==> flow/design.v <==
`timescale 1ns / 1ps
module SelectionOfAvatar(
	input [1:0] mode,
	input [5:0] userID,
	input [1:0] candidate,  
	input CLK,
	input rst,  
	output reg [1:0] ballotBoxId,
	output reg [5:0] numberOfRegisteredVoters,
	output reg [5:0] numberOfVotesWinner,  
	output reg [1:0] WinnerId,
	output reg AlreadyRegistered,
	output reg AlreadyVoted,
	output reg NotRegistered,
	output reg VotingHasNotStarted,
	output reg RegistrationHasEnded
	);
    reg [5:0] registered [0:63];
    reg [5:0] voted [0:63];
    integer i, clock, registeredNum, votedNum;
    integer airV, fireV, waterV, earthV;
	always @(posedge CLK)
	begin
	if (rst) begin
        clock = 0;
		registeredNum = 0;
		votedNum = 0;
		airV = 0;
		fireV = 0;
		waterV = 0;
		earthV = 0;
		for(i=0; i<64; i = i+1) begin
            registered[i]=6'b000000;
            voted[i]=6'b000000;
        end
        ballotBoxId =0;
        numberOfRegisteredVoters=0;
        numberOfVotesWinner=0;
        WinnerId=0;
        AlreadyRegistered=0;
        AlreadyVoted=0;
        NotRegistered=0;
        VotingHasNotStarted=0;
        RegistrationHasEnded=0;
	end
	else begin
		clock=clock+1;
        ballotBoxId =0;
        numberOfRegisteredVoters=0;
        numberOfVotesWinner=0;
        WinnerId=0;
        AlreadyRegistered=0;
        AlreadyVoted=0;
        NotRegistered=0;
        VotingHasNotStarted=0;
        RegistrationHasEnded=0;
        if(clock<=100) begin
            ballotBoxId=userID[5:4];
            if(mode==1) begin
                VotingHasNotStarted=1;
            end
            if(mode==0) begin
                if(registered[userID]==0) begin
                    registered[userID]=1;
                    ballotBoxId=userID[5:4];
                    registeredNum=registeredNum+1;
                end
                else begin 
                    AlreadyRegistered=1;
                    ballotBoxId=userID[5:4];
                end
            end
            numberOfRegisteredVoters=registeredNum;
        end
        else if(clock<=200) begin
            ballotBoxId=userID[5:4];
            numberOfRegisteredVoters=registeredNum;
            if(mode==0) begin
                RegistrationHasEnded=1;
            end
            if(mode==1) begin
                if(registered[userID]==1) begin
                    if(voted[userID]==0)begin
                        voted[userID]=1;
                        if(candidate==0)begin
                            airV=airV+1;
                        end
                        if(candidate==1)begin
                            fireV=fireV+1;
                        end
                        if(candidate==2)begin
                            waterV=waterV+1;
                        end
                        if(candidate==3)begin
                            earthV=earthV+1;
                        end
                    end 
                    else begin
                        AlreadyVoted=1;
                    end   
                end
                else begin
                    NotRegistered=1;
                end
            end    
        end
        else if(clock>200) begin
            numberOfRegisteredVoters=registeredNum;
            numberOfVotesWinner=airV;
            WinnerId=2'b0;
            if (fireV > numberOfVotesWinner) begin
				numberOfVotesWinner = fireV;
				WinnerId = 2'b01;
			end
			if (waterV > numberOfVotesWinner) begin
				numberOfVotesWinner = waterV;
				WinnerId = 2'b10;
			end
			if (earthV> numberOfVotesWinner) begin
				numberOfVotesWinner = earthV;
				WinnerId = 2'b11;
			end
        end
	end
	end
endmodule
==> flow/run.sh <==
#!/bin/bash
# the make line also repeats each setting of config.mk as NAME=value (left out here)
make -C /OpenROAD-flow-scripts/flow DESIGN_CONFIG=/design/flow/config.mk WORK_HOME=/design/flow/orfs CLKGATE_MAP_FILE= finish
==> flow/config.mk <==
export PLATFORM = sky130hd
export DESIGN_NAME = SelectionOfAvatar
export DESIGN_NICKNAME = SelectionOfAvatar
export VERILOG_FILES = /design/flow/design.v
export SDC_FILE = /design/flow/constraint.sdc
export NUM_CORES = 4
export LEC_CHECK = 0
export CAP_MARGIN = 20
export CELL_PAD_IN_SITES_DETAIL_PLACEMENT = 1
export CORE_ASPECT_RATIO = 1.34
export CORE_MARGIN = 2
export CORE_UTILIZATION = 40
export CTS_CLUSTER_DIAMETER = 229
export SLEW_MARGIN = 20
==> flow/constraint.sdc <==
create_clock -name core_clock -period 6.0 [get_ports {CLK}]
set_input_delay 1.2000 -clock core_clock [delete_from_list [all_inputs] [get_ports {CLK}]]
set_output_delay 1.2000 -clock core_clock [all_outputs]
set_load 0.01 [all_outputs]
==> run notes, run 1 <==
Notes on the physical design

The flow ran to the end and the layout has no timing, DRC or antenna violations. The top cell type by instance count after synthesis is dfxtp_1. Clock skew on the completed layout was measured at 30.24 ps. The H-tree depth is 1.

The cell count in the Yosys report is 1768. The max-slew violation count is 0. The area added between synthesis and finish is 12.76%. The OpenROAD report gives the critical path a required time of 6500 ps. The synthesis run shows the most used standard cells to be dfxtp_1 (289), nand2_1 (201), nor2_1 (129). The worst path buffer plus inverter count is 3. The share of the Yosys chip area taken by registers is 0.3863.

The synthesized netlist has a Yosys-reported chip area of 0.01498 mm^2. The share of the clock period used by the worst path is 0.9244. The total congestion overflow after global routing is 0. Counting along the longest clock path gives a buffer depth of 3.

The startpoint identified for the worst hold timing path is voted[22][0]. The number of hold-repair buffers added at the cts stage is 0. Per the layout report, the design carries 4390 filler cells. The TritonCTS clock tree is built.

The final estimated routing congestion in global placement is 0.8873. The capture point of the critical path was reported as numberOfVotesWinner[1]. The number of global-route vias before repair was 14430. The report shows a maximum critical-path fanout of 13.

The worst hold endpoint is voted[22][0]. Setup repair after global routing left no endpoint under its margin. The clock tree root buffer cell is clkbuf_16. In this run the cell area of the synthesized design comes to 0.01498 mm^2. As reported, the later end of the worst-skew pair has a clock insertion delay of 590 ps.

The final setup TNS is 0 ps. Grouping stages by cell kind, the critical path spends the most delay in AND-OR/OR-AND gates. The standard cell with the maximum stage delay on the critical path is dfxtp_1. The reported combinational group power is 222 uW. The initial antenna violation count is 1. The synthesis report gives the async set-or-reset register share as 0. The number of clock sinks came to 289.

The areal power density over the cells is 254.7 mW/mm^2. The final routed wirelength across all metal layers is 46080 um. The cell taking the most area after synthesis is dfxtp_1. The switching part of the total power is 0.2344. The average instance area after synthesis is 8.471 um^2. The share of total power dissipated in sequential elements is 0.448. The share of synthesized area in the top cell type comes to 0.3863.

The critical path in this run is classified as reg -> reg. Hold-check failures listed in the final report amount to 0. The internal power is 3.293 mW. In the global route stage, overall resource usage came out at 0.2341.

The max-capacitance violation count is 0. The net load switching power is 1.008 mW. The sum of net half-perimeters after detailed placement is 31180 um. Entering global routing, the biggest net connects 104 pins. The number of DRC markers in iteration 0 is 837. Of the total synthesized cell area, the portion taken by AND-OR and OR-AND cells is 0.2042. The tally of buffers added on design ports is 32. The synthesis log from Yosys contains 3 warnings. The per-cell via count in the routed design is 6.160. The power dissipated in the clock network is 2.15 mW. The setup check on the worst reg-to-reg path leaves a slack of 450 ps. The report lists the number of standard-cell rows as 82.

The via count of the routed design is 13900. The pin closest to its max-slew limit shows a slew of 903.9 ps. The number of synthesized flops with an enable pin is 0. The maximum single-stage delay on the critical path is 400 ps. The floorplan die width is 171.2 um. The net count reported at finish is 1764. By instance count, the cell type seen most on the critical path is o21ai_0. In the post-synthesis netlist, the biggest area contributors are dfxtp_1 (39%), nand2_1 (5.0%), o2bb2ai_1 (3.7%), o41ai_1 (3.5%), nor2_1 (3.2%).

After synthesis the netlist holds a flip-flop and latch count of 289. Buffers inserted during clock tree synthesis total 31. After synthesis, the share of cell area in mux cells is 0.04662. The average wire per cell in the routed design is 20.42 um. The final timing report derives a shortest allowable period of 5546 ps. After synthesis, the netlist uses 79 different library cells.

Summing all non-filler instances in the final layout gives an area of 0.01689 mm^2. The count of tool warnings is 29. The remaining design rule violation count is 0. In this run, the synthesized area fraction spent on and/or/nand/nor cells is recorded as 0.2660. The floorplan step records an initial core utilization of 0.4032. The post-placement cell area is 0.01570 mm^2.

The total iterations of the first detailed-routing run is 5. STA lists the endpoint of the worst register-to-register path as numberOfVotesWinner[1]. The global-route wire length before repair is 75330 um.

The startpoint of the most critical setup path is airV[1]. The worst-case IR drop observed on VDD is 0.3811 mV. The synthesized netlist net count is 1805. The data arrival time at the worst-slack endpoint is 6050 ps. In this run, power in flip-flops and latches comes to 1.93 mW.

The highest clock rate is 180.3 MHz. The largest non-sequential cell family by area is simple AND/OR/NAND/NOR gates. The cell-mix breakdown from Yosys lists the XOR/XNOR area share as 0.01871. The cell count along the critical path is 28.

The most frequently used flop master after synthesis is dfxtp_1. Of the total power, combinational logic draws 0.052. Clock-pin slew was measured on the worst setup and hold paths at 60 ps. The cell-mix breakdown from Yosys lists the adder-cell area share as 0.02089.

The path depth of the worst reg2reg path is 28. Measured on the finished design, the core utilization comes to 0.4547. The largest part of the power goes to the clock network. The post-synthesis instance total is 1768. The number of stages on the worst hold path is 2. Of the total power, the clock network draws 0.501. Per the OpenROAD power report, leakage power amounts to 5.750 nW.

The number of setup violations in the final report is 0. The die is 228.0 um tall. The element type at the critical path end is a register.

The critical register-to-register path startpoint is airV[1]. The worst hold path belongs to the class reg -> reg. The chip occupies 0.03902 mm^2. According to the I/O placement log, the pin count is 33. The count of antenna-violating nets left after detailed routing is 0.

Per the OpenROAD floorplan log, the area of the core is 0.03714 mm^2. The startpoint class of the critical path is a register. The worst slew margin relative to its limit is 0.3889.
[per-stage QoR]
stage | setup slack (ps) | instances | power (mW) | hold WS, ps
2_1_floorplan | 901.5 | 1768 | 2.105 | 411.5
3_3_place_gp | 319.4 | 2195 | 2.183 | 429.3
3_5_place_dp | 108.9 | 2195 | 2.188 | 439.8
4_1_cts | 0.04530 | 2252 | 4.345 | 454.7
5_1_grt | 27.01 | 2256 | 4.429 | 472.0
6_report | 453.8 | 2256 | 4.301 | 453.2
[routing by layer]
layer,vias to the layer above,GRT usage,wire length [um]
li1,6551,-,-
met1,6901,0.2834,19430
met5,-,0,0
met3,132,0.02533,1608
met4,0,0.1157,2157
met2,313,0.4081,22880
[final cells by class]
cell class / count / area [um^2] / area share
multi-input cells: 1264 / 8359 / 0.4950
flip-flops and latches: 289 / 5786 / 0.3426
clock buffers: 37 / 848.3 / 0.05023
repair buffers: 81 / 735.7 / 0.04357
well taps: 504 / 630.6 / 0.03734
clock inverters: 20 / 295.3 / 0.01749
inverters: 60 / 230.2 / 0.01363
diodes: 1 / 2.502 / 0.0001482
[timing repair]
item,in CTS,in global routing
gates resized,0,5
endpoints found under the setup margin,0,8
setup buffers,0,3
==> run 2: changes to the inputs <==
ABC_AREA = 1   (was unset)
CELL_PAD_IN_SITES_DETAIL_PLACEMENT = 0   (was 1)
CORE_ASPECT_RATIO = 1.07   (was 1.34)
CORE_UTILIZATION = 72   (was 40)
CTS_CLUSTER_DIAMETER = 233   (was 229)
CTS_CLUSTER_SIZE = 42   (was unset)
GPL_ROUTABILITY_DRIVEN = 1   (was unset)
GPL_TIMING_DRIVEN = 1   (was unset)
MIN_ROUTING_LAYER = met1   (was unset)
PLACE_DENSITY_LB_ADDON = 0.01   (was unset)
SETUP_SLACK_MARGIN = 1.13   (was unset)
TNS_END_PERCENT = 80   (was unset)
clock period = 3.99 ns   (was 6.0 ns; I/O delays follow)
==> run notes, run 2 <==
Physical implementation

The total CTS buffers is 10 (-68%). Looking at the gate-level netlist, the highest instance count belongs to nand2_1. The adder-cell share of the synthesized area is 0.01989 (-0.0009906).

The last flow stage reached is 5_1_grt. The simple-gate area share of the yosys netlist is 0.3996 (+0.1337). The floorplan die width is 146.9 um (-14%). The count of distinct cell types in the synthesized netlist was 37 (-53%). The flip-flop and latch count after synthesis is 289 (unchanged). The synthesis run shows the most used standard cells to be nand2_1 (842), dfxtp_1 (289), nor2_1 (280). The cell taking the most area after synthesis is dfxtp_1. The sum of net half-perimeters after detailed placement is 29430 um (-5.6%).

The largest non-sequential cell family by area is simple AND/OR/NAND/NOR gates. The number of hold-repair buffers added at the cts stage was 0 (unchanged). The count of synthesis-stage warnings from yosys is 3 (unchanged). The synthesized netlist net count was 2454 (+36%). The tally of buffers added on design ports came to 32 (unchanged). The number of synthesized flops with an enable pin is 0 (unchanged). The area share of the largest cell type after synthesis came to 0.3680 (-0.01832).

The die footprint is 0.02303 mm^2 (-41%). The synthesized-area fraction occupied by xor and xnor cells is 0.05571 (+0.03699). The flow did not finish. The cell count in the Yosys report is 2417 (+37%). The yosys stat chip area is 0.01572 mm^2 (+5.0%). The post-synthesis async set-or-reset flop share was 0 (unchanged). The number of top-level design ports is 33 (unchanged). The final estimated routing congestion in global placement is 0.9199 (+3.7%). The worst-case setup slack after placement was -491.9 ps (-600.8 ps). The post-synthesis mux area share is 0 (-0.04662). The core region area is 0.02126 mm^2 (-43%). The post-synth design cell area is 0.01572 mm^2 (+5.0%). The clock sink count is 289 (unchanged). The most used flip-flop cell after synthesis is dfxtp_1. The die height is 156.9 um (-31%). The H-tree depth is 1 (unchanged). In the post-synthesis netlist, the biggest area contributors are dfxtp_1 (37%), nand2_1 (20%), nor2_1 (6.7%), a21oi_1 (6.2%), nand4_1 (5.9%).

The fraction of the core area occupied by cells at floorplan came to 0.7394 (+0.3361). The average instance area after synthesis was 6.505 um^2 (-23%). The clock tree root buffer cell is clkbuf_16. The fraction of the yosys area taken by sequential cells is 0.3680 (-0.01832). The clock tree buffer depth is 3 (unchanged). The number of rows in the core area is 55 (-33%).

The fraction of the mapped netlist area in compound gates is 0.07409 (-0.1301). The post-synthesis instance total is 2417 (+37%).
run 2: timing repair:
item,CTS
setup endpoints to repair,250
gates cloned,6
gates resized,146
pin swaps,31
buffers inserted,23
run 2: metrics by stage:
step	cell area, um^2	std cells
after floorplan	15770	2417
after global placement	16920	2751
after detailed placement	16920	2751
after CTS	18000	2792
==> run 3: changes to the inputs <==
CELL_PAD_IN_SITES_DETAIL_PLACEMENT = unset   (was 0)
CORE_ASPECT_RATIO = unset   (was 1.07)
CTS_CLUSTER_DIAMETER = 363   (was 233)
CTS_CLUSTER_SIZE = 20   (was 42)
GPL_ROUTABILITY_DRIVEN = unset   (was 1)
GPL_TIMING_DRIVEN = unset   (was 1)
MIN_ROUTING_LAYER = unset   (was met1)
PLACE_DENSITY = 0.35   (was unset)
PLACE_DENSITY_LB_ADDON = unset   (was 0.01)
SETUP_SLACK_MARGIN = -0.33   (was 1.13)
TNS_END_PERCENT = unset   (was 80)
clock period = 3.85 ns   (was 3.99 ns; I/O delays follow)
==> run notes, run 3 <==
Notes on the physical design

Together, buffers and inverters on the worst path number 6. The internal power of the cells totals 3.950 mW. The tally of buffers added on design ports is 32 (unchanged). The most prevalent standard cell on the critical path is nand2_2. The count of synthesis-stage warnings from yosys is 3 (unchanged). The via count of the routed design is 16390. The critical path data required time is 4230 ps. Entering global routing, the biggest net connects 143 pins. The post-synthesis async set-or-reset flop share is 0 (unchanged).

The clock tree buffer depth was 3 (unchanged). The first global-routing pass estimated 68660 um of wire. Counting instances in the post-synthesis netlist gives the leading cell types as nand2_1 (842), dfxtp_1 (289), nor2_1 (280). The number of rows in the core area is 54 (-1.8%). The count of tool warnings is 35. The area added between synthesis and finish is 13.97%.

For this run, the final setup violation count is recorded as 8. The DRC violation total left in the routed layout is recorded as 0. The hold violation count in the final report is 0. The cell count in the Yosys report was 2417 (unchanged).

The number of synthesized flops with an enable pin is 0 (unchanged). The net count reported at finish is 2549. The net switching power in the latest report is 1.175 mW.

The sum of net half-perimeters after detailed placement was 29790 um (+1.2%). The number of hold-repair buffers added at the cts stage is 0 (unchanged). The total leakage power is 7.105 nW. Pins over their slew limit in the final report were tallied at 0. The worst register-to-register path has a setup slack of -740 ps. The average instance area after synthesis is 6.505 um^2 (unchanged). The run finished, with violations left. The run reported a max-capacitance violation count of 0. The fraction of the yosys area taken by sequential cells was 0.3680 (unchanged).

TritonCTS built the clock tree. The total overflow left after global routing is 0. The post-route minimum period is 4593 ps. The share of total power in the clock network is 0.369. At the pin with the least slew margin, the transition time is 715.6 ps. Looking at the reg2reg group, the worst path ends at numberOfVotesWinner[2]. The fraction of the mapped netlist area in compound gates is 0.07409 (unchanged). The H-tree depth is 1 (unchanged). In this run the power density over the cells is 286.0 mW/mm^2.

The number of DRC markers in iteration 0 is 1461. The critical path capture point is numberOfVotesWinner[2]. The yosys stat chip area is 0.01572 mm^2 (unchanged). The post-synthesis mux area share is 0 (unchanged). The classification of the worst-slack hold path is reg -> reg. The flow reports power dissipated in the clock network as 1.89 mW. The maximum single-stage delay on the critical path is 340 ps. Per the hold report, the tightest min-delay path originates at registered[60][0]. The cell taking the most area after synthesis is dfxtp_1.

For this run, the top clock speed supported by timing is 217.7 MHz. The finished cells cover 0.01792 mm^2. The worst hold endpoint is registered[60][0]. The share of the clock period used by the worst path is 1.193.

The clock sink count is 289 (unchanged). The worst setup path is of the reg -> reg kind. Clock skew on the completed layout was measured at 18.30 ps. The count of distinct cell types in the synthesized netlist is 37 (unchanged).

Of the total power, combinational logic draws 0.045. The dominant power group is sequential cells. The global router's overall resource usage is 0.3614.

The standard cell with the maximum stage delay on the critical path is dfxtp_2. By area the synthesized netlist is led by dfxtp_1 (37%), nand2_1 (20%), nor2_1 (6.7%), a21oi_1 (6.2%), nand4_1 (5.9%). The repair_antennas step left the layout with diodes totalling 0. The final routed wirelength across all metal layers is 43510 um. The data arrival time at the worst-slack endpoint is 4970 ps. The placed cell area was 0.01711 mm^2 (+1.2%). Walking the critical path from launch to capture passes 25 cell instances. The worst register-to-register path has a depth of 25. The worst setup path is launched from a register.

The core region area is 0.02162 mm^2 (+1.7%). The number of top-level design ports came to 33 (unchanged). The root buffer cell chosen for the clock tree is clkbuf_16.

The number of placed instances with taps included is 2764 (+0.47%). Power attributed to combinational cells is 230 uW. The total CTS buffers was 18 (+8). The post-route worst setup slack is -743.0 ps. The tally of non-filler cells in the final layout is 2792. For reference, the clock transition at the flip-flops on the worst setup and hold paths is 90 ps. The initial antenna violation count is 0. The clock insertion delay at the later pin of the skew report is 510 ps. After detailed routing, the number of vias per cell comes to 5.870. The number of stages on the worst hold path is 2.

The synthesized-area fraction occupied by xor and xnor cells came to 0.05571 (unchanged). The post-synthesis instance total is 2417 (unchanged). The switching part of the total power is 0.2292. The final estimated routing congestion in global placement is 0.9577 (+4.1%). The family of cells with the greatest summed delay on the critical path is simple AND/OR/NAND/NOR gates. The analysis reports a worst IR drop on VDD of 0.3600 mV. The worst register-to-register path begins at fireV[8]. The die height is 151.8 um (-3.2%).

The post-synth design cell area came to 0.01572 mm^2 (unchanged). The count of antenna-violating nets left after detailed routing is 0. For this run, the share of the core covered by cells in the final layout is 0.8288.

The worst-case max-slew headroom was logged as 0.5229. The floorplan die width is 151.8 um (+3.4%). The adder-cell share of the synthesized area is 0.01989 (unchanged). The script logs the mean routed wire length per placed instance as 15.58 um. STA classifies the critical path endpoint as a register. The die footprint is 0.02304 mm^2 (about the same). The first detailed-routing pass ran for 8 iterations.

The simple-gate area share of the yosys netlist is 0.3996 (unchanged). The critical path maximum fanout is 7. Tracing the worst setup path back leads to its startpoint at fireV[8]. For reference, the top logic cell family by area is simple AND/OR/NAND/NOR gates. The report lists the violated layout checks as setup timing. For this run, the leading register cell type out of synthesis is dfxtp_1.

The flip-flop and latch count after synthesis is 289 (unchanged). The fraction of the core area occupied by cells at floorplan is 0.7272 (-0.01219). The sequential share of power is 0.586. The power report lists the sequential group at 3.00 mW. The area share of the largest cell type after synthesis is 0.3680 (unchanged).

Looking at the gate-level netlist, the highest instance count belongs to nand2_1. The synthesized netlist net count came to 2454 (unchanged). Setup repair after global routing could not meet its margin everywhere. The number of global-route vias before repair came to 14840.
-- run 3: what timing repair did --
| item | 4_1_cts | 5_1_grt |
|---|---|---|
| cloned | 1 | 0 |
| pin swaps | 12 | 27 |
| resized | 14 | 48 |
| endpoints found under the setup margin | 8 | 8 |
| setup buffers | 2 | 6 |
-- run 3: routing by layer --
metal | global-route usage | share of wire | vias to the layer above
met2 | 0.6000 | 0.47 | 711
met3 | 0.05808 | 0.081 | 124
met5 | 0 | 0 | -
met4 | 0.1301 | 0.033 | 0
li1 | - | - | 7986
met1 | 0.4772 | 0.42 | 7568
-- run 3: area by class of cell --
type	instances	area, um^2
Multi-Input combinational cell	1815	8900
Timing Repair Buffer	166	1548
Tap cell	280	350.3
Clock buffer	19	475.5
Clock inverter	1	16.27
Inverter	222	835.8
Sequential cell	289	5793
Fill cell	1487	3702
-- run 3: stage by stage --
step / setup TNS (ps) / hold slack (ps) / total power [mW] / worst slack [ps]
floorplan: -2397 / 426.2 / 3.202 / -325.2
global placement: -2583 / 435.9 / 3.292 / -354.6
detailed placement: -5002 / 439.5 / 3.296 / -634.6
CTS: -3040 / 452.6 / 5.136 / -417.2
global route: -6941 / 464.8 / 5.245 / -924.4
finish: -5424 / 453.7 / 5.125 / -743.0
==> run 4: changes to the inputs <==
ABC_AREA = unset   (was 1)
CORE_UTILIZATION = 40   (was 72)
CTS_CLUSTER_DIAMETER = unset   (was 363)
CTS_CLUSTER_SIZE = unset   (was 20)
PLACE_DENSITY = unset   (was 0.35)
SETUP_SLACK_MARGIN = unset   (was -0.33)
clock period = 6.74 ns   (was 3.85 ns; I/O delays follow)
==> run notes, run 4 <==
Notes on the physical design

The run finished with no timing, DRC or antenna violations. By area the synthesized netlist is led by dfxtp_1 (39%), nand2_1 (5.0%), o2bb2ai_1 (3.7%), o41ai_1 (3.5%), nor2_1 (3.2%). The standard cell with the maximum stage delay on the critical path is o21ai_1. The flip-flop and latch count after synthesis is 289 (unchanged).

The data arrival time at the worst-slack endpoint is 6420 ps (+1450 ps). The number of synthesized flops with an enable pin is 0 (unchanged). The dominant power group is the clock network. The share of total power in the clock network was 0.508 (+0.139).

The final routed wirelength across all metal layers is 40320 um (-7.3%). The simple-gate area share of the yosys netlist is 0.2660 (-0.1337). The worst-case setup slack after placement is 699.3 ps (+1334 ps). The count of distinct cell types in the synthesized netlist is 79 (+110%).

The placed cell area is 0.01553 mm^2 (-9.3%). The power share of the combinational group is 0.048 (+0.003). The count of tool warnings is 29 (-17%). The die footprint is 0.03901 mm^2 (+69%).

The net count reported at finish is 1752 (-31%). The synthesized-area fraction occupied by xor and xnor cells is 0.01871 (-0.03699). The clock insertion delay at the later pin of the skew report is 530 ps (+20 ps). Setup repair after global routing left no endpoint under its margin. The worst hold endpoint is voted[34][0]. The final total power was 3.867 mW (-25%).

The number of setup violations in the final report is 0 (-8). The number of stages on the worst hold path is 2 (unchanged). Per STA, the endpoint of the critical path is numberOfVotesWinner[1]. The reg-to-reg setup timing slack came to 750 ps (+1490 ps). The post-route minimum period is 5989 ps (+1396 ps).

The commonest cells after synthesis are dfxtp_1 (289), nand2_1 (201), nor2_1 (129). The count of antenna-violating nets left after detailed routing is 0 (unchanged). The internal power was 2.967 mW (-25%). The clock skew after layout is 11.79 ps (-6.511 ps). The tally of buffers added on design ports is 32 (unchanged). The via count of the routed design was 13420 (-18%). The post-CTS setup-driven buffer insertion count is 0 (-2). The worst-path maximum fanout was 13 (+6).

The post-synthesis async set-or-reset flop share is 0 (unchanged). The per-cell via count in the routed design is 6.076 (+3.5%). The cell taking the most area after synthesis is dfxtp_1. The count of synthesis-stage warnings from yosys is 3 (unchanged). The number of placed instances with taps included is 2146 (-22%). The number of hold-repair buffers added at the cts stage is 0 (unchanged). The areal power density over the cells came to 231.0 mW/mm^2 (-19%).

The number of DRC markers in iteration 0 is 1260 (-14%). The hold violation count in the final report is 0 (unchanged). The power dissipated in the clock network is 1.97 mW (+4%). The average instance area after synthesis is 8.471 um^2 (+30%). The max-slew violation count is 0 (unchanged). The top cell type by instance count after synthesis is dfxtp_1. The utilization after layout is 0.4550 (-0.3738). The critical path data required time is 7170 ps (+2940 ps).

The final design area excluding fillers was 0.01674 mm^2 (-6.6%). Looking at the reg2reg group, the worst path ends at numberOfVotesWinner[1]. The final setup TNS is 0 ps (+5424 ps). The total congestion overflow after global routing is 0 (unchanged).

The worst setup path is launched from a register. The critical register-to-register path startpoint is airV[1]. The synthesized netlist net count was 1805 (-26%). The number of top-level design ports is 33 (unchanged). The path depth of the worst reg2reg path is 27 (+8.0%). The floorplan die width was 197.5 um (+30%). The cell count along the critical path is 27 (+8.0%).

The reported combinational group power is 186 uW (-19%). The tally of non-filler cells in the final layout is 2209 (-21%). For this run, the leading register cell type out of synthesis is dfxtp_1.

The remaining design rule violation count was 0 (unchanged). The clock tree buffer depth is 3 (unchanged). The share of the clock period used by the worst path is 0.8886 (-0.3044).

The max-capacitance violation count is 0 (unchanged). The clock sink count is 289 (unchanged). The net load switching power is 899.7 uW (-23%).

The final estimated routing congestion in global placement is 0.9028 (-5.7%). For reference, the critical path is launched at airV[1]. The clock tree root buffer cell is clkbuf_16. The total CTS buffers is 35 (+17). The category of the most critical setup path is reg -> reg. The global router's overall resource usage is 0.2038 (-0.1576).

The worst setup path is captured at a register. The clock slew at the register clock pins of the worst setup and hold paths is 60 ps (-30 ps). The post-synthesis instance total is 1768 (-27%). The total iterations of the first detailed-routing run was 5 (-3). The initial antenna violation count is 0 (unchanged). The worst slew margin relative to its limit came to 0.2769 (-0.2460). The post-route worst setup slack came to 751.1 ps (+1494 ps).

The total leakage power is 5.701 nW (-20%). The average wire per cell in the routed design was 18.25 um (+17%). Of the combinational cells, the family taking the most area is simple AND/OR/NAND/NOR gates. In this run the layout overhead on the synthesized area is reported as 11.75%. The post-synth design cell area was 0.01498 mm^2 (-4.7%).

The power dissipated in sequential cells was 1.72 mW (-43%). The sum of net half-perimeters after detailed placement is 26390 um (-11%). The worst hold slack came to 444.1 ps (-9.623 ps).

The number of resized instances in the post-cts repair step came to 0 (-14). The fraction of the yosys area taken by sequential cells was 0.3863 (+0.01832). The global-route wire length before repair is 65440 um (-4.7%). The sequential share of power came to 0.444 (-0.142).

The measured slew at the worst slew-check pin came to 1070 ps (+354.4 ps). The area share of the largest cell type after synthesis came to 0.3863 (+0.01832). The pin count of the biggest net entering global routing was 102 (-29%). Grouping stages by cell kind, the critical path spends the most delay in AND-OR/OR-AND gates.

The maximum single-stage delay on the critical path is 590 ps (+250 ps). The worst path buffer plus inverter count is 2 (-4). The min-delay analysis places its worst path in the category reg -> reg. The core region area came to 0.03679 mm^2 (+70%). The post-synthesis mux area share is 0.04662 (+0.04662). The yosys stat chip area was 0.01498 mm^2 (-4.7%). The fraction of the core area occupied by cells at floorplan is 0.4071 (-0.3201). The cell count in the Yosys report is 1768 (-27%). The adder-cell share of the synthesized area is 0.02089 (+0.0009906). The fraction of the mapped netlist area in compound gates is 0.2042 (+0.1301). The worst hold path begins at voted[34][0].

TritonCTS built the clock tree. The number of global-route vias before repair was 12320 (-17%). The peak supply drop is 0.1221 mV (-66%). The switching part of the total power is 0.2327 (+0.003444). The die height is 197.5 um (+30%).

The number of rows in the core area is 70 (+30%). The highest clock rate is 167.0 MHz (-23%). The number of inserted diodes is 0 (unchanged). The H-tree depth was 2 (+1).
==> run 4: final cells by class <==
type                       instances  area, um^2
multi-input combinational       1264        8338
fill                            3553       20050
tap                              468       585.6
clock buffer                      45       996.0
clock inverter                    18       210.2
sequential                       289        5786
timing repair buffer              65       590.6
inverter                          60       230.2
==> run 4: routing by layer <==
metal	up-vias	track usage	part of all wire
met5	-	0	0
met4	0	0.07463	0.029
met3	86	0.03227	0.050
met2	370	0.3073	0.43
met1	6420	0.2923	0.49
li1	6545	-	-
==> run 5: changes to the inputs <==
CORE_UTILIZATION = 68   (was 40)
SETUP_SLACK_MARGIN = 0.48   (was unset)
clock period = 3.83 ns   (was 6.74 ns; I/O delays follow)
==> run notes, run 5 <==
Physical implementation

The flow did not finish. The last flow stage reached is 4_1_cts. The tool reported: "[ERROR DPL-0033] detailed placement checks failed during check placement". The sum of net half-perimeters after detailed placement is 29920 um (+13%). The number of synthesized flops with an enable pin was 0 (unchanged). The number of top-level design ports is 33 (unchanged). The post-synthesis async set-or-reset flop share is 0 (unchanged).

The post-synthesis mux area share came to 0.04662 (unchanged). The core region area was 0.02169 mm^2 (-41%). The area share of the largest cell type after synthesis is 0.3863 (unchanged). The floorplan die width came to 152.4 um (-23%). The fraction of the yosys area taken by sequential cells is 0.3863 (unchanged). The synthesized netlist net count is 1805 (unchanged).

The final estimated routing congestion in global placement was 0.9502 (+5.3%). The fraction of the core area occupied by cells at floorplan is 0.6906 (+0.2834). The fraction of the mapped netlist area in compound gates is 0.2042 (unchanged). The flip-flop and latch count after synthesis came to 289 (unchanged). The synthesized-area fraction occupied by xor and xnor cells was 0.01871 (unchanged). The post-synth design cell area is 0.01498 mm^2 (unchanged).

The cell count in the Yosys report came to 1768 (unchanged). The placed cell area was 0.01801 mm^2 (+16%). The post-synthesis instance total came to 1768 (unchanged). The top cell type by instance count after synthesis is dfxtp_1. The die footprint came to 0.02323 mm^2 (-40%). The synthesis run identifies the leading combinational cell family as simple AND/OR/NAND/NOR gates. The tally of buffers added on design ports was 32 (unchanged). The simple-gate area share of the yosys netlist is 0.2660 (unchanged). The die height is 152.4 um (-23%).

The adder-cell share of the synthesized area is 0.02089 (unchanged). Counting instances in the post-synthesis netlist gives the leading cell types as dfxtp_1 (289), nand2_1 (201), nor2_1 (129). The cell taking the most area after synthesis is dfxtp_1.

The count of distinct cell types in the synthesized netlist came to 79 (unchanged). The count of synthesis-stage warnings from yosys is 3 (unchanged). The average instance area after synthesis was 8.471 um^2 (unchanged).

The number of rows in the core area came to 54 (-23%). The yosys stat chip area is 0.01498 mm^2 (unchanged). The most frequently used flop master after synthesis is dfxtp_1. Ranked by total cell area, the synthesized netlist is headed by dfxtp_1 (39%), nand2_1 (5.0%), o2bb2ai_1 (3.7%), o41ai_1 (3.5%), nor2_1 (3.2%).
-- run 5: stage by stage --
step | worst slack [ps] | power (mW) | utilization | cells | hold WS [ps]
after floorplan | -710.9 | 3.346 | - | 1768 | 416.7
after global placement | -743.0 | 3.500 | 0.8304 | 2165 | 430.3
after detailed placement | -1012 | 3.509 | 0.8304 | 2165 | 438.2
==> run 6: changes to the inputs <==
ABC_AREA = 1   (was unset)
CAP_MARGIN = 15   (was 20)
CORE_UTILIZATION = 72   (was 68)
CTS_CLUSTER_DIAMETER = 373   (was unset)
CTS_CLUSTER_SIZE = 20   (was unset)
HOLD_SLACK_MARGIN = 0.3   (was unset)
SETUP_SLACK_MARGIN = -0.22   (was 0.48)
clock period = 3.47 ns   (was 3.83 ns; I/O delays follow)
==> run notes, run 6 <==
Notes on the physical design

The pin count of the biggest net entering global routing is 137. The final report lists the setup-violating endpoint count as 48. The post-synthesis async set-or-reset flop share came to 0 (unchanged). Counting both buffers and inverters, the worst setup path holds a total of 6. The fraction of the mapped netlist area in compound gates was 0.07409 (-0.1301). The total leakage power is 7.501 nW. The clock tree root buffer cell is clkbuf_16. The reasons given for failing layout checks are setup timing. The synthesized netlist net count is 2454 (+36%).

The areal power density over the cells is 309.3 mW/mm^2. The average instance area after synthesis is 6.505 um^2 (-23%). The via count of the routed design is 17390.

From synthesis to final layout, the design area changed by 17.77%. Setup repair after global routing could not meet its margin everywhere. The fraction of the yosys area taken by sequential cells was 0.3680 (-0.01832). The critical path is of the reg -> reg type. The clock skew after layout is 29.22 ps. The max-capacitance violation count is 0. The count of synthesis-stage warnings from yosys is 3 (unchanged).

The internal power is 4.373 mW. The peak supply drop is 0.4044 mV. The number of top-level design ports is 33 (unchanged).

The end of the worst register-to-register path is numberOfVotesWinner[1]. The classification of the worst-slack hold path is reg -> reg. The startpoint of the most critical setup path is airV[1].

By count the netlist is led by nand2_1 (842), dfxtp_1 (289), nor2_1 (280). The number of synthesized flops with an enable pin is 0 (unchanged). The cell count in the Yosys report came to 2417 (+37%).

The largest non-sequential cell family by area is simple AND/OR/NAND/NOR gates. The total iterations of the first detailed-routing run is 8. TritonRoute output was used to compute an average wire per cell of 16.58 um. The pin closest to its max-slew limit shows a slew of 759.5 ps. The synthesized-area fraction occupied by xor and xnor cells is 0.05571 (+0.03699). The highest clock rate is 215.9 MHz. The post-synthesis mux area share is 0 (-0.04662). In this run the most critical hold path is launched from registered[19][0]. The worst-case setup slack after placement is -1115 ps (-103.1 ps).

The path depth of the worst reg2reg path is 29. The final estimated routing congestion in global placement was 0.9228 (-2.9%). Detailed-route iteration 0 reported a violation count of 2133.

The clock reaches the later pin of the worst-skew pair after 540 ps. The yosys stat chip area is 0.01572 mm^2 (+5.0%). The first global-routing pass estimated 70890 um of wire. The fraction of the core area occupied by cells at floorplan was 0.7272 (+0.03665). The critical register-to-register path startpoint is airV[1]. The timing report attributes the biggest portion of critical-path delay to AND-OR/OR-AND gates. The number of global-route vias before repair came to 15530. The final hold violation count recorded for this run is 0. The die footprint is 0.02304 mm^2 (-0.82%). Per the CTS log, the buffer count on the longest clock path is 3. The flow ran to the end, but the layout failed its checks. In this run, post-CTS hold repair placed 0 buffers. The clock slew at the register clock pins of the worst setup and hold paths is 90 ps. The adder-cell share of the synthesized area is 0.01989 (-0.0009906). In the global route stage, overall resource usage came out at 0.3711. Pins over their slew limit in the final report were tallied at 0. Per the synth stats, the flop cell with the highest instance count is dfxtp_1. The startpoint class of the critical path is a register. The initial antenna violation count is 0.

Among all cell types in the netlist, the one instantiated most often is nand2_1. For this run the aggregate overflow at the end of global routing stands at 0. The simple-gate area share of the yosys netlist is 0.3996 (+0.1337). The die height is 151.8 um (-0.41%).

In this run the remaining antenna-violating nets after routing total 0. Hold analysis shows the worst path with a depth of 2. The count of distinct cell types in the synthesized netlist is 37 (-53%). The total CTS buffers is 18. The number of rows in the core area is 54 (unchanged). At the end of the flow, the number of nets in the layout was 2625. The per-cell via count in the routed design is 6.064.

The element type at the critical path end is a register. The power dissipated in sequential cells is 3.33 mW. The worst hold path terminates at registered[19][0]. The final report lists a non-filler cell total of 2868. The count of tool warnings is 36. In this run the number of H-tree levels came out at 1. TritonCTS built the clock tree. Power attributed to the clock group is 2.10 mW. The worst-path maximum fanout is 8. The post-synthesis instance total is 2417 (+37%). The post-route minimum period is 4631 ps.

Of all power groups, the one with the highest power is sequential cells. The tightest hold path in the finished design has a slack of 448.4 ps. The clock sink count is 289. The final routed wirelength across all metal layers is 47570 um. The net load switching power is 1.354 mW. The timing report gives the worst reg2reg path a setup slack of -1160 ps. Across all setup checks in the final design, the least slack found is -1161 ps. Across all checked pins, the minimum headroom to the slew limit is 0.4890.

The biggest area contributor in the post-synthesis netlist is dfxtp_1. The sequential share of power is 0.582. The critical path data required time is 3900 ps. The power share of the combinational group is 0.052. The critical path crosses 29 cells after its start point. Among all stages on the critical path, the largest delay is contributed by dfxtp_2. The DRC violation total left in the routed layout is recorded as 0. The post-synth design cell area came to 0.01572 mm^2 (+5.0%).

The area share of the largest cell type after synthesis is 0.3680 (-0.01832). The critical path capture point is numberOfVotesWinner[1]. The flip-flop and latch count after synthesis is 289 (unchanged).

The number of placed instances with taps included is 2837 (+31%). Of the total power, the clock network draws 0.367. The maximum single-stage delay on the critical path is 350 ps.

The reported combinational group power is 295 uW. The routed design ends up with an antenna cell count of 0. The core region area was 0.02162 mm^2 (-0.31%).

The floorplan die width is 151.8 um (-0.41%). The main area contributors are dfxtp_1 (37%), nand2_1 (20%), nor2_1 (6.7%), a21oi_1 (6.2%), nand4_1 (5.9%). The sum of net half-perimeters after detailed placement is 30660 um (+2.5%). The tally of buffers added on design ports was 32 (unchanged). The switching part of the total power is 0.2364. The data arrival time reported for the critical path is 5070 ps. The share of the clock period used by the worst path is 1.335.
[run 6: final cells by class]
type	instances	area, um^2
fillers	1297	3104
clock buffers	18	450.4
well taps	280	350.3
flip-flops and latches	289	5794
clock inverters	2	32.53
multi-input cells	1814	8885
inverters	222	840.8
repair buffers	243	2163
[run 6: what timing repair did]
| item | in CTS | in global routing |
|---|---|---|
| resized | 22 | 35 |
| pin swaps | 14 | 20 |
| buffers inserted | 6 | 5 |
| endpoints found under the setup margin | 8 | 9 |
[run 6: stage by stage]
step	utilization	power [mW]	setup TNS [ps]	instance area, um^2
after floorplan	-	3.553	-4699	15770
after global placement	0.8194	3.687	-40980	17720
after detailed placement	0.8194	3.693	-73810	17720
after CTS	0.8481	5.702	-5742	18340
after global routing	0.8564	5.834	-26520	18520
final	0.8564	5.727	-10030	18520
[run 6: metal layers]
layer,track usage,wire length (um)
met1,0.4722,18330
met2,0.6466,22640
met3,0.04521,4343
met4,0.1366,2249
met5,0,0
==> run 7: changes to the inputs <==
CAP_MARGIN = 20   (was 15)
CTS_CLUSTER_DIAMETER = 397   (was 373)
CTS_CLUSTER_SIZE = 95   (was 20)
HOLD_SLACK_MARGIN = unset   (was 0.3)
PLACE_DENSITY = 0.36   (was unset)
SETUP_SLACK_MARGIN = 0.6   (was -0.22)
clock period = 2.83 ns   (was 3.47 ns; I/O delays follow)
==> run notes, run 7 <==
Physical implementation

The tally of buffers added on design ports is 32 (unchanged). The die footprint is 0.02304 mm^2 (unchanged). The post-synthesis mux area share is 0 (unchanged). The simple-gate area share of the yosys netlist was 0.3996 (unchanged). The placed cell area is 0.01822 mm^2 (+2.9%). The flow stopped in 4_1_cts. The number of synthesized flops with an enable pin is 0 (unchanged). For reference, the top logic cell family by area is simple AND/OR/NAND/NOR gates. The top cell type by instance count after synthesis is nand2_1. Counting instances in the post-synthesis netlist gives the leading cell types as nand2_1 (842), dfxtp_1 (289), nor2_1 (280). The area share of the largest cell type after synthesis is 0.3680 (unchanged). The synthesized netlist net count is 2454 (unchanged). The fraction of the core area occupied by cells at floorplan is 0.7272 (unchanged). The yosys stat chip area was 0.01572 mm^2 (unchanged). The adder-cell share of the synthesized area came to 0.01989 (unchanged). The post-synthesis async set-or-reset flop share is 0 (unchanged). The cell count in the Yosys report is 2417 (unchanged).

The number of rows in the core area came to 54 (unchanged). The core region area is 0.02162 mm^2 (unchanged). The post-synthesis instance total came to 2417 (unchanged). The count of distinct cell types in the synthesized netlist is 37 (unchanged). The count of synthesis-stage warnings from yosys is 3 (unchanged). The average instance area after synthesis is 6.505 um^2 (unchanged). The run stopped with a tool error.

The number of placed instances with taps included came to 2856 (+0.67%). The fraction of the mapped netlist area in compound gates is 0.07409 (unchanged). The floorplan die width is 151.8 um (unchanged). The tool reported: "[ERROR DPL-0033] detailed placement checks failed during check placement".

The cell taking the most area after synthesis is dfxtp_1. The die height is 151.8 um (unchanged). The fraction of the yosys area taken by sequential cells is 0.3680 (unchanged). The post-synth design cell area was 0.01572 mm^2 (unchanged). The number of top-level design ports is 33 (unchanged). After synthesis, the cell types taking the most area are dfxtp_1 (37%), nand2_1 (20%), nor2_1 (6.7%), a21oi_1 (6.2%), nand4_1 (5.9%). The flip-flop and latch count after synthesis was 289 (unchanged). The synthesized-area fraction occupied by xor and xnor cells was 0.05571 (unchanged). The sum of net half-perimeters after detailed placement was 32930 um (+7.4%). The final estimated routing congestion in global placement is 0.9619 (+4.2%). Post-synth the commonest register cell is dfxtp_1.
==> run 7: per-stage QoR <==
stage / setup WS, ps / power, mW
2_1_floorplan: -1253 / 4.387
3_3_place_gp: -1451 / 4.533
3_5_place_dp: -1552 / 4.544
==> run 8: changes to the inputs <==
CAP_MARGIN = 40   (was 20)
CELL_PAD_IN_SITES_DETAIL_PLACEMENT = 0   (was unset)
CORE_ASPECT_RATIO = 1.34   (was unset)
CORE_UTILIZATION = 35   (was 72)
CTS_CLUSTER_DIAMETER = 328   (was 397)
CTS_CLUSTER_SIZE = unset   (was 95)
GPL_ROUTABILITY_DRIVEN = 1   (was unset)
GPL_TIMING_DRIVEN = 0   (was unset)
MIN_ROUTING_LAYER = met2   (was unset)
PLACE_DENSITY = unset   (was 0.36)
SETUP_SLACK_MARGIN = unset   (was 0.6)
SLEW_MARGIN = 10   (was 20)
TNS_END_PERCENT = 30   (was unset)
clock period = 7.27 ns   (was 2.83 ns; I/O delays follow)
==> run notes, run 8 <==
Notes on the physical design

The fraction of the yosys area taken by sequential cells is 0.3680 (unchanged). The final design area excluding fillers is 0.01781 mm^2. The core region area is 0.04421 mm^2 (+100%). Hold analysis lists the worst path endpoint as registered[18][0]. Max-slew check failures listed in the final report amount to 0. The total iterations of the first detailed-routing run is 15.

The synthesis run shows the most used standard cells to be nand2_1 (842), dfxtp_1 (289), nor2_1 (280). The per-cell via count in the routed design is 7.145. The initial antenna violation count was 0. The count of distinct cell types in the synthesized netlist is 37 (unchanged). The total leakage power is 6.864 nW. For this run, design rule violations remaining after detail routing come to 0. The combinational power reported by the tool is 130 uW. The reg-to-reg setup timing slack is 1180 ps. The die footprint is 0.04665 mm^2 (+100%).

The critical path data required time is 7710 ps. The fraction of the core area occupied by cells at floorplan is 0.3556 (-0.3716). The clock insertion delay at the later pin of the skew report is 610 ps. The total CTS buffers is 31. The die height is 249.3 um (+64%).

The number of inserted diodes is 0. The post-synthesis mux area share is 0 (unchanged). The number of global-route vias before repair came to 22260.

Summed over all routing layers, the global router reports a total usage of 0.3179. The fraction of the mapped netlist area in compound gates came to 0.07409 (unchanged). The top cell type by instance count after synthesis is nand2_1. The sequential share of power is 0.474. The number of hold-repair buffers added at the cts stage is 0.

The final timing report derives a shortest allowable period of 6093 ps. The count of synthesis-stage warnings from yosys is 3 (unchanged). The total congestion overflow after global routing is 0.

Cell internal power was estimated by the tool at 2.557 mW. Per the timing report, the achievable frequency comes out to 164.1 MHz. The yosys stat chip area was 0.01572 mm^2 (unchanged). The cell taking the most area after synthesis is dfxtp_1. The number of top-level design ports was 33 (unchanged). The global-route wire length before repair is 78960 um. The classification of the worst-slack hold path is reg -> reg. The number of rows in the core area is 89 (+65%).

Entering global routing, the biggest net connects 16 pins. Per the detail_route report, the via count comes to 22100. The highest supply drop recorded on VDD is 0.2064 mV. The flip-flop and latch count after synthesis was 289 (unchanged).

The area added between synthesis and finish is 13.26%. The cell count along the critical path is 25. The average instance area after synthesis is 6.505 um^2 (unchanged). The worst path buffer plus inverter count is 5.

The worst-case setup slack after placement came to 1494 ps (+3046 ps). The final timing summary puts the cycle share of the worst path at 0.8381. The element type at the critical path end is a register. The clock skew after layout is 21.07 ps. According to the timing report, the critical path is captured at numberOfVotesWinner[1]. The startpoint identified for the worst register-to-register timing path is fireV[20]. Counting along the longest clock path gives a buffer depth of 3.

The clock tree root buffer cell is clkbuf_16. At the pin with the least slew margin, the transition time is 917.5 ps. The TritonCTS clock tree is built. The adder-cell share of the synthesized area is 0.01989 (unchanged). The number of stages on the worst hold path is 2.

The simple-gate area share of the yosys netlist is 0.3996 (unchanged). The post-CTS setup-driven buffer insertion count is 0. The number of synthesized flops with an enable pin was 0 (unchanged). Of the total power, combinational logic draws 0.039. The script extracted a net switching power of 805.7 uW. OpenSTA lists the critical path startpoint as fireV[20]. Setup repair after global routing left no endpoint under its margin. The worst setup path is of the reg -> reg kind. The post-synthesis async set-or-reset flop share is 0 (unchanged). The tally of buffers added on design ports came to 31 (-3.1%).

The hold violation count in the final report is 0. The final estimated routing congestion in global placement is 0.9380 (-2.5%). Checking max transition, the worst relative margin is 0.3884.

The logs give a warning total of 27. The areal power density over the cells is 188.8 mW/mm^2. The post-synthesis instance total is 2417 (unchanged). The data arrival time reported for the critical path is 6530 ps. The worst hold slack is 446.5 ps. The clock slew at the register clock pins of the worst setup and hold paths is 60 ps. The number of setup violations in the final report is 0.

The number of resized instances in the post-cts repair step is 0. The cell family contributing the most delay on the critical path is AND-OR/OR-AND gates. The largest part of the power goes to the clock network. The cell count in the Yosys report is 2417 (unchanged).

The net count reported at finish is 2520. The critical hold path startpoint is registered[18][0]. The synthesized-area fraction occupied by xor and xnor cells is 0.05571 (unchanged). Once iteration 0 of detailed routing completed, the report listed 4459 DRC markers. The final routed wirelength across all metal layers is 50660 um. In the synthesized netlist the dominant register cell turns out to be dfxtp_1.

For this design, the sink count on the clock tree is 289. The post-synth design cell area is 0.01572 mm^2 (unchanged). The synthesis report lists the most area-consuming cells as dfxtp_1 (37%), nand2_1 (20%), nor2_1 (6.7%), a21oi_1 (6.2%), nand4_1 (5.9%).

For the clock group, total power comes out at 1.64 mW. The synthesized netlist net count is 2454 (unchanged). The detail route stage leaves a number of antenna-violating nets equal to 0. The flow ran to the end and the layout has no timing, DRC or antenna violations.

The final total power is 3.363 mW. The switching part of the total power is 0.2396. The worst-path maximum fanout is 10. The sum of net half-perimeters after detailed placement is 36730 um (+12%).

The power dissipated in sequential cells is 1.59 mW. The number of maximum-capacitance violations recorded for the run is 0. STA classifies the critical path startpoint as a register.

In this run the number of H-tree levels came out at 1. The placed cell area is 0.01678 mm^2 (-7.9%). The path depth of the worst reg2reg path is 25. The maximum single-stage delay on the critical path is 600 ps.

Counting the fill cells in the layout gives 4740. The end of the worst register-to-register path is numberOfVotesWinner[1]. The routed design shows a wire length per standard cell of 16.38 um. The share of total power in the clock network is 0.488.

The floorplan die width came to 187.1 um (+23%). Once routing completed, OpenROAD measured the worst setup slack at 1177 ps. The largest non-sequential cell family by area is simple AND/OR/NAND/NOR gates. The area share of the largest cell type after synthesis was 0.3680 (unchanged). The final setup TNS is 0 ps. The standard cell with the maximum stage delay on the critical path is a21oi_1.
-- run 8: metrics by stage --
stage | std cells | utilization
floorplan | 2417 | -
global placement | 3039 | 0.3794
detailed placement | 3040 | 0.3796
CTS | 3092 | 0.4025
global route | 3093 | 0.4028
finish | 3093 | 0.4028
-- run 8: area by class of cell --
class	instances	area, um^2	area share
clock buffers	42	877.1	0.04926
multi-input cells	1814	8637	0.4850
well taps	591	739.5	0.04153
plain buffers	92	466.7	0.02621
inverters	222	833.3	0.04680
repair buffers	33	336.6	0.01890
clock inverters	10	131.4	0.007378
flip-flops and latches	289	5786	0.3249
-- run 8: routing by layer --
layer  GRT usage  up-vias  share of wire
li1            -     7874              -
met4     0.06032        8           0.11
met5     0.07069        -         0.0043
met3      0.4086      715           0.38
met2      0.3954     5629           0.50
met1           -     7874              0
==> run 9: changes to the inputs <==
ABC_AREA = unset   (was 1)
CAP_MARGIN = 0   (was 40)
CELL_PAD_IN_SITES_DETAIL_PLACEMENT = unset   (was 0)
CORE_ASPECT_RATIO = unset   (was 1.34)
CORE_UTILIZATION = 72   (was 35)
CTS_CLUSTER_DIAMETER = 29   (was 328)
CTS_CLUSTER_SIZE = 21   (was unset)
GPL_ROUTABILITY_DRIVEN = unset   (was 1)
GPL_TIMING_DRIVEN = unset   (was 0)
MIN_ROUTING_LAYER = unset   (was met2)
PLACE_DENSITY = 0.7   (was unset)
SETUP_SLACK_MARGIN = 0.8   (was unset)
SLEW_MARGIN = 20   (was 10)
TNS_END_PERCENT = unset   (was 30)
clock period = 2.94 ns   (was 7.27 ns; I/O delays follow)
==> run notes, run 9 <==
Physical implementation

The number of top-level design ports was 33 (unchanged). The post-synthesis async set-or-reset flop share is 0 (unchanged). The placed cell area is 0.01903 mm^2 (+13%).

The die height came to 148.2 um (-41%). The fraction of the yosys area taken by sequential cells is 0.3863 (+0.01832). The flow did not finish. The core region area is 0.02030 mm^2 (-54%). The synthesized-area fraction occupied by xor and xnor cells came to 0.01871 (-0.03699). The floorplan die width came to 148.2 um (-21%). The post-synthesis instance total is 1768 (-27%).

The post-synthesis mux area share is 0.04662 (+0.04662). The fraction of the mapped netlist area in compound gates is 0.2042 (+0.1301). The number of rows in the core area is 52 (-42%). The commonest cells after synthesis are dfxtp_1 (289), nand2_1 (201), nor2_1 (129). The simple-gate area share of the yosys netlist is 0.2660 (-0.1337).

The synthesized netlist net count is 1805 (-26%). The last flow stage reached is 4_1_cts. The final estimated routing congestion in global placement is 1.005 (+7.1%). The count of distinct cell types in the synthesized netlist is 79 (+110%).

The post-synth design cell area was 0.01498 mm^2 (-4.7%). The die footprint came to 0.02197 mm^2 (-53%). dfxtp_1 takes more of the synthesized area than any other cell. The cell count in the Yosys report is 1768 (-27%). The most frequently used flop master after synthesis is dfxtp_1. The count of synthesis-stage warnings from yosys is 3 (unchanged). The fraction of the core area occupied by cells at floorplan is 0.7378 (+0.3822). Among all cell types in the netlist, the one instantiated most often is dfxtp_1. Yosys shows that the main logic family after synthesis is simple AND/OR/NAND/NOR gates. The tally of buffers added on design ports came to 32 (+3.2%). The sum of net half-perimeters after detailed placement is 37910 um (+3.2%). The adder-cell share of the synthesized area came to 0.02089 (+0.0009906). Ranked by total cell area, the synthesized netlist is headed by dfxtp_1 (39%), nand2_1 (5.0%), o2bb2ai_1 (3.7%), o41ai_1 (3.5%), nor2_1 (3.2%).

The flip-flop and latch count after synthesis was 289 (unchanged). The average instance area after synthesis is 8.471 um^2 (+30%). The first error in the log reads "[ERROR DPL-0038] Utilization greater than 100%, impossible to legalize".

The number of synthesized flops with an enable pin is 0 (unchanged). The yosys stat chip area is 0.01498 mm^2 (-4.7%). The area share of the largest cell type after synthesis is 0.3863 (+0.01832).
-- run 9: stage by stage --
step | setup slack, ps | setup TNS, ps | hold slack [ps] | total power, mW | instances
after floorplan | -1601 | -111580 | 416.7 | 4.367 | 1768
after global placement | -1623 | -301940 | 427.5 | 4.603 | 2269
after detailed placement | -2108 | -333770 | 435.3 | 4.632 | 2269
==> run 10: changes to the inputs <==
ABC_AREA = 1   (was unset)
CAP_MARGIN = 20   (was 0)
CTS_CLUSTER_DIAMETER = 191   (was 29)
CTS_CLUSTER_SIZE = unset   (was 21)
MAX_ROUTING_LAYER = met4   (was unset)
PLACE_DENSITY = unset   (was 0.7)
PLACE_DENSITY_LB_ADDON = 0.01   (was unset)
SETUP_SLACK_MARGIN = 1.19   (was 0.8)
clock period = 4.0 ns   (was 2.94 ns; I/O delays follow)
==> run notes, run 10 <==
Physical implementation

The largest non-sequential cell family by area is simple AND/OR/NAND/NOR gates. The total overflow left after global routing is 2101. The final estimated routing congestion in global placement came to 0.9674 (-3.7%).

The yosys stat chip area came to 0.01572 mm^2 (+5.0%). The flow stopped in 5_1_grt. The post-synthesis mux area share is 0 (-0.04662). The most frequently used flop master after synthesis is dfxtp_1. The synthesized-area fraction occupied by xor and xnor cells is 0.05571 (+0.03699).

The sum of net half-perimeters after detailed placement is 29130 um (-23%). The fraction of the mapped netlist area in compound gates came to 0.07409 (-0.1301). The fraction of the core area occupied by cells at floorplan is 0.7272 (-0.01060).

The count of synthesis-stage warnings from yosys is 3 (unchanged). The count of distinct cell types in the synthesized netlist came to 37 (-53%). Sorting the synthesis cell report by count puts at the top nand2_1.

The die height was 151.8 um (+2.4%). The adder-cell share of the synthesized area is 0.01989 (-0.0009906). Summed over all routing layers, the global router reports a total usage of 1.027. The worst-case setup slack after placement was -698.7 ps (+1410 ps). The tally of buffers added on design ports was 32 (unchanged). The number of hold-repair buffers added at the cts stage is 0. The total CTS buffers is 30.

The run stopped with a tool error. The cell taking the most area after synthesis is dfxtp_1. The number of rows in the core area is 54 (+3.8%).

The floorplan die width is 151.8 um (+2.4%). The cell count in the Yosys report is 2417 (+37%). Looking at the clock tree report, the root buffer type is clkbuf_16. The average instance area after synthesis was 6.505 um^2 (-23%). The commonest cells after synthesis are nand2_1 (842), dfxtp_1 (289), nor2_1 (280). The post-synth design cell area came to 0.01572 mm^2 (+5.0%). The flip-flop and latch count after synthesis is 289 (unchanged). The number of synthesized flops with an enable pin is 0 (unchanged). The synthesized netlist net count is 2454 (+36%).

For reference, the top cells by area after synthesis are dfxtp_1 (37%), nand2_1 (20%), nor2_1 (6.7%), a21oi_1 (6.2%), nand4_1 (5.9%). The die footprint was 0.02304 mm^2 (+4.8%). The H-tree depth is 1. The number of placed instances with taps included is 2737 (+21%). The longest clock path from root to sink contains 3 buffers. The area share of the largest cell type after synthesis is 0.3680 (-0.01832). The fraction of the yosys area taken by sequential cells was 0.3680 (-0.01832). The simple-gate area share of the yosys netlist came to 0.3996 (+0.1337).

The post-synthesis instance total is 2417 (+37%). The post-synthesis async set-or-reset flop share is 0 (unchanged). The number of top-level design ports is 33 (unchanged). The first error in the log reads "[ERROR GRT-0232] Routing congestion too high. Check the congestion heatmap in the GUI".

The core region area was 0.02162 mm^2 (+6.5%). The clock sink count is 289.
==> run 10: what timing repair did <==
| action | in CTS |
|---|---|
| setup endpoints to repair | 253 |
| setup buffers | 35 |
| cloned | 6 |
| resized | 175 |
| pin swaps | 38 |
==> run 10: through the flow <==
stage,power (mW),area (um^2)
after global placement,3.151,16850
after CTS,6.077,18880
after floorplan,3.082,15770
after detailed placement,3.155,16850
==> run 10: per-layer routing <==
layer	GRT usage	GRT overflow
met3	0.7063	28
met5	-	-
met2	1.355	1615
met4	1.167	442
met1	0.8991	16
==> run 11: changes to the inputs <==
CAP_MARGIN = 15   (was 20)
CORE_UTILIZATION = 70   (was 72)
CTS_CLUSTER_DIAMETER = 99   (was 191)
CTS_CLUSTER_SIZE = 20   (was unset)
MAX_ROUTING_LAYER = unset   (was met4)
PLACE_DENSITY_LB_ADDON = unset   (was 0.01)
SETUP_SLACK_MARGIN = 0.81   (was 1.19)
clock period = 3.17 ns   (was 4.0 ns; I/O delays follow)
==> run notes, run 11 <==
Physical implementation

The flow did not finish. The flow stopped in 4_1_cts. The first error in the log reads "[ERROR DPL-0033] detailed placement checks failed during check placement". The flip-flop and latch count after synthesis is 289 (unchanged).

The number of top-level design ports is 33 (unchanged). The post-synthesis mux area share was 0 (unchanged). The number of placed instances with taps included was 2829 (+3.4%). The synthesized netlist net count is 2454 (unchanged).

The cell count in the Yosys report was 2417 (unchanged). The post-synth design cell area is 0.01572 mm^2 (unchanged). The core region area is 0.02196 mm^2 (+1.6%).

The post-synthesis async set-or-reset flop share is 0 (unchanged). The simple-gate area share of the yosys netlist was 0.3996 (unchanged). The synthesized-area fraction occupied by xor and xnor cells came to 0.05571 (unchanged). The largest total area in the synthesized netlist belongs to dfxtp_1.

The area share of the largest cell type after synthesis came to 0.3680 (unchanged). The die footprint came to 0.02368 mm^2 (+2.8%). The sum of net half-perimeters after detailed placement is 31220 um (+7.1%).

Grouping non-sequential cells by family puts the most area in simple AND/OR/NAND/NOR gates. The count of synthesis-stage warnings from yosys is 3 (unchanged). The fraction of the yosys area taken by sequential cells was 0.3680 (unchanged).

The tally of buffers added on design ports came to 32 (unchanged). The top cell type by instance count after synthesis is nand2_1. The final estimated routing congestion in global placement came to 0.9533 (-1.5%). The die height came to 153.9 um (+1.4%).

The count of distinct cell types in the synthesized netlist is 37 (unchanged). Sorting the synthesized cells by area gives the leading types as dfxtp_1 (37%), nand2_1 (20%), nor2_1 (6.7%), a21oi_1 (6.2%), nand4_1 (5.9%). The fraction of the mapped netlist area in compound gates is 0.07409 (unchanged). The number of synthesized flops with an enable pin was 0 (unchanged). The yosys stat chip area was 0.01572 mm^2 (unchanged).

Yosys reports that the most numerous cell types are nand2_1 (842), dfxtp_1 (289), nor2_1 (280). The average instance area after synthesis is 6.505 um^2 (unchanged). The synthesis report names the predominant flop master as dfxtp_1. The fraction of the core area occupied by cells at floorplan is 0.7160 (-0.01119).

The floorplan die width is 153.9 um (+1.4%). The post-synthesis instance total was 2417 (unchanged). The number of rows in the core area is 54 (unchanged). The placed cell area was 0.01790 mm^2 (+6.2%). The adder-cell share of the synthesized area is 0.01989 (unchanged).
-- run 11: metrics by stage --
step | util | total power [mW] | worst slack [ps]
2_1_floorplan | - | 3.915 | -913.5
3_5_place_dp | 0.8150 | 4.050 | -1325
3_3_place_gp | 0.8150 | 4.042 | -1113
==> run 12: changes to the inputs <==
CAP_MARGIN = 20   (was 15)
CORE_UTILIZATION = 72   (was 70)
CTS_CLUSTER_DIAMETER = unset   (was 99)
CTS_CLUSTER_SIZE = 10   (was 20)
PLACE_DENSITY = 0.38   (was unset)
SETUP_SLACK_MARGIN = unset   (was 0.81)
clock period = 3.35 ns   (was 3.17 ns; I/O delays follow)
==> run notes, run 12 <==
Notes on the physical design

The flow ran to the end, but the layout failed its checks. In this run the layout check failures are setup timing. The synthesized-area fraction occupied by xor and xnor cells came to 0.05571 (unchanged).

The number of rows in the core area is 54 (unchanged). The count of distinct cell types in the synthesized netlist is 37 (unchanged). The post-route worst setup slack is -2214 ps. The count of synthesis-stage warnings from yosys is 3 (unchanged).

Hold analysis lists the worst path endpoint as registered[19][0]. The peak supply drop is 0.4677 mV. The first global-routing pass estimated 81420 um of wire. The per-cell via count in the routed design is 6.643.

The clock tree root buffer cell is clkbuf_16. The area growth from synthesis to layout is 23.74%. Before antenna repair, the detailed router went through 22 iterations. The most frequently used flop master after synthesis is dfxtp_1. Summing all non-filler instances in the final layout gives an area of 0.01945 mm^2. In this run the power spent charging and discharging nets is 1.720 mW. STA classifies the critical path startpoint as a register.

The critical register-to-register path startpoint is airV[4]. The TritonCTS clock tree is built. The largest single stage delay on the critical path is 340 ps. The floorplan die width is 151.8 um (-1.4%). The average instance area after synthesis came to 6.505 um^2 (unchanged). For the worst reg-to-reg path, the endpoint reported by OpenROAD is numberOfVotesWinner[4].

The max-capacitance violation count is 0. By area, the combinational part of the netlist is dominated by simple AND/OR/NAND/NOR gates. The routed layout has 19330 vias. The script logs the mean routed wire length per placed instance as 21.06 um. The global router's overall resource usage is 0.4366.

The clock network power reported by the tool is 3.50 mW. The post-synthesis instance total was 2417 (unchanged). By area the synthesized netlist is led by dfxtp_1 (37%), nand2_1 (20%), nor2_1 (6.7%), a21oi_1 (6.2%), nand4_1 (5.9%). The adder-cell share of the synthesized area is 0.01989 (unchanged).

Static timing analysis puts the maximum clock frequency at 179.7 MHz. The worst setup path is captured at a register. The number of DRC markers in iteration 0 is 3450.

The core region area is 0.02162 mm^2 (-1.5%). The power dissipated in sequential cells is 3.46 mW. The post-synth design cell area came to 0.01572 mm^2 (unchanged). The dominant power group is the clock network. In this run the worst setup path begins at airV[4]. The number of synthesized flops with an enable pin is 0 (unchanged).

The placed cell area is 0.01778 mm^2 (-0.66%). The commonest cells after synthesis are nand2_1 (842), dfxtp_1 (289), nor2_1 (280). The cell taking the most area after synthesis is dfxtp_1. The pin count of the biggest net entering global routing is 137. The initial antenna violation count is 0. The fraction of the mapped netlist area in compound gates was 0.07409 (unchanged). The cell count in the Yosys report came to 2417 (unchanged). The power report attributes to the combinational group a share of 0.046. The cell count along the critical path is 27.

The final routed wirelength across all metal layers is 61290 um. The final antenna diode tally reported by the flow is 0. The flip-flop and latch count after synthesis was 289 (unchanged). The classification of the worst-slack hold path is reg -> reg. The clock sink count is 289.

The OpenROAD report gives the critical path a data arrival time of 6000 ps. The post-synthesis async set-or-reset flop share is 0 (unchanged). The synthesized netlist net count is 2454 (unchanged). The fraction of the yosys area taken by sequential cells came to 0.3680 (unchanged). The clock skew after layout is 25.00 ps. The post-synthesis mux area share came to 0 (unchanged). In this run the most critical hold path is launched from registered[19][0]. The areal power density over the cells is 375.3 mW/mm^2.

The max-slew violation count is 0. The net count reported at finish is 2661. The worst path buffer plus inverter count is 6. The final estimated routing congestion in global placement is 0.9220 (-3.3%). After detailed routing, the number of remaining DRC violations is 0. The internal power is 5.580 mW. The post-route minimum period is 5564 ps.

The measured slew at the worst slew-check pin is 768.4 ps. The number of global-route vias before repair was 17150. The critical path data required time is 3790 ps.

The hold violation count in the final report is 0. The sum of net half-perimeters after detailed placement was 31000 um (-0.70%). The skew report gives the latency at the later pin of the worst-skew pair as 530 ps.

Clock tree synthesis inserted a total of 35 buffers. For reference, the most critical setup path is categorized as reg -> reg. The fraction of the core area occupied by cells at floorplan was 0.7272 (+0.01119).

The standard cell with the maximum stage delay on the critical path is dfxtp_2. In this run the tightest slew margin relative to its limit is 0.4830. The count of tool warnings is 35. Counting stages on the worst path, the most repeated cell is nand2_1. Power comes to 7.301 mW. The tally of buffers added on design ports is 32 (unchanged). Setup repair after global routing could not meet its margin everywhere. The sequential share of power is 0.474. The simple-gate area share of the yosys netlist is 0.3996 (unchanged). The final setup TNS is -17890 ps. On the reported timing paths, the clock transition at the registers reads 60 ps. The number of top-level design ports came to 33 (unchanged).

The die height is 151.8 um (-1.4%). The number of cells on the worst reg-to-reg path is 27. The switching part of the total power is 0.2356.

Combinational power for this build is 338 uW. The share of total power in the clock network is 0.480. In this design, the largest share of critical-path delay is due to simple AND/OR/NAND/NOR gates. The final-layout fill cell count is 991.

The worst hold slack is 448.9 ps. CTS reports a maximum clock tree buffer depth of 3. The H-tree depth is 2. The worst-path maximum fanout is 8. The number of stages on the worst hold path is 2. The area share of the largest cell type after synthesis came to 0.3680 (unchanged).

After global routing the overflow that remains totals 0. The yosys stat chip area is 0.01572 mm^2 (unchanged). Per the post-route antenna check, the number of violating nets is 0.

The report puts the hold buffer count at CTS at 0. The reg-to-reg setup timing slack is -2210 ps. In this run the static leakage power is 7.969 nW. The share of the clock period used by the worst path is 1.661.

The critical path capture point is numberOfVotesWinner[4]. The top cell type by instance count after synthesis is nand2_1. The final timing report counts setup violations totalling 20.

The die footprint was 0.02304 mm^2 (-2.7%).
[run 12: final cells by class]
class / instances / area [um^2] / area share
clock inverter: 1 / 5.005 / 0.0002573
timing repair buffer: 261 / 2337 / 0.1201
multi-input combinational: 1815 / 9148 / 0.4702
tap: 280 / 350.3 / 0.01801
clock buffer: 42 / 974.7 / 0.05010
sequential: 289 / 5797 / 0.2980
inverter: 222 / 843.3 / 0.04335
[run 12: per-layer routing]
layer | GRT usage | part of all wire
met5 | 0 | 0.0014
met4 | 0.2394 | 0.10
met3 | 0.09012 | 0.14
met2 | 0.7351 | 0.43
met1 | 0.5214 | 0.33
[run 12: through the flow]
step,setup slack [ps],cells,utilization
after global placement,-1052,2845,0.8222
after detailed placement,-1285,2845,0.8222
after global routing,-2326,2910,0.8998
after CTS,-893.7,2898,0.8763
after floorplan,-733.5,2417,-
final,-2214,2910,0.8998
[run 12: what timing repair did]
item	in CTS	in global routing
buffers inserted	9	9
setup endpoints to repair	8	248
resized	25	113
cloned	1	3
pin swaps	11	33
Power figures rest on the tool's default switching activity, not on a simulated workload.
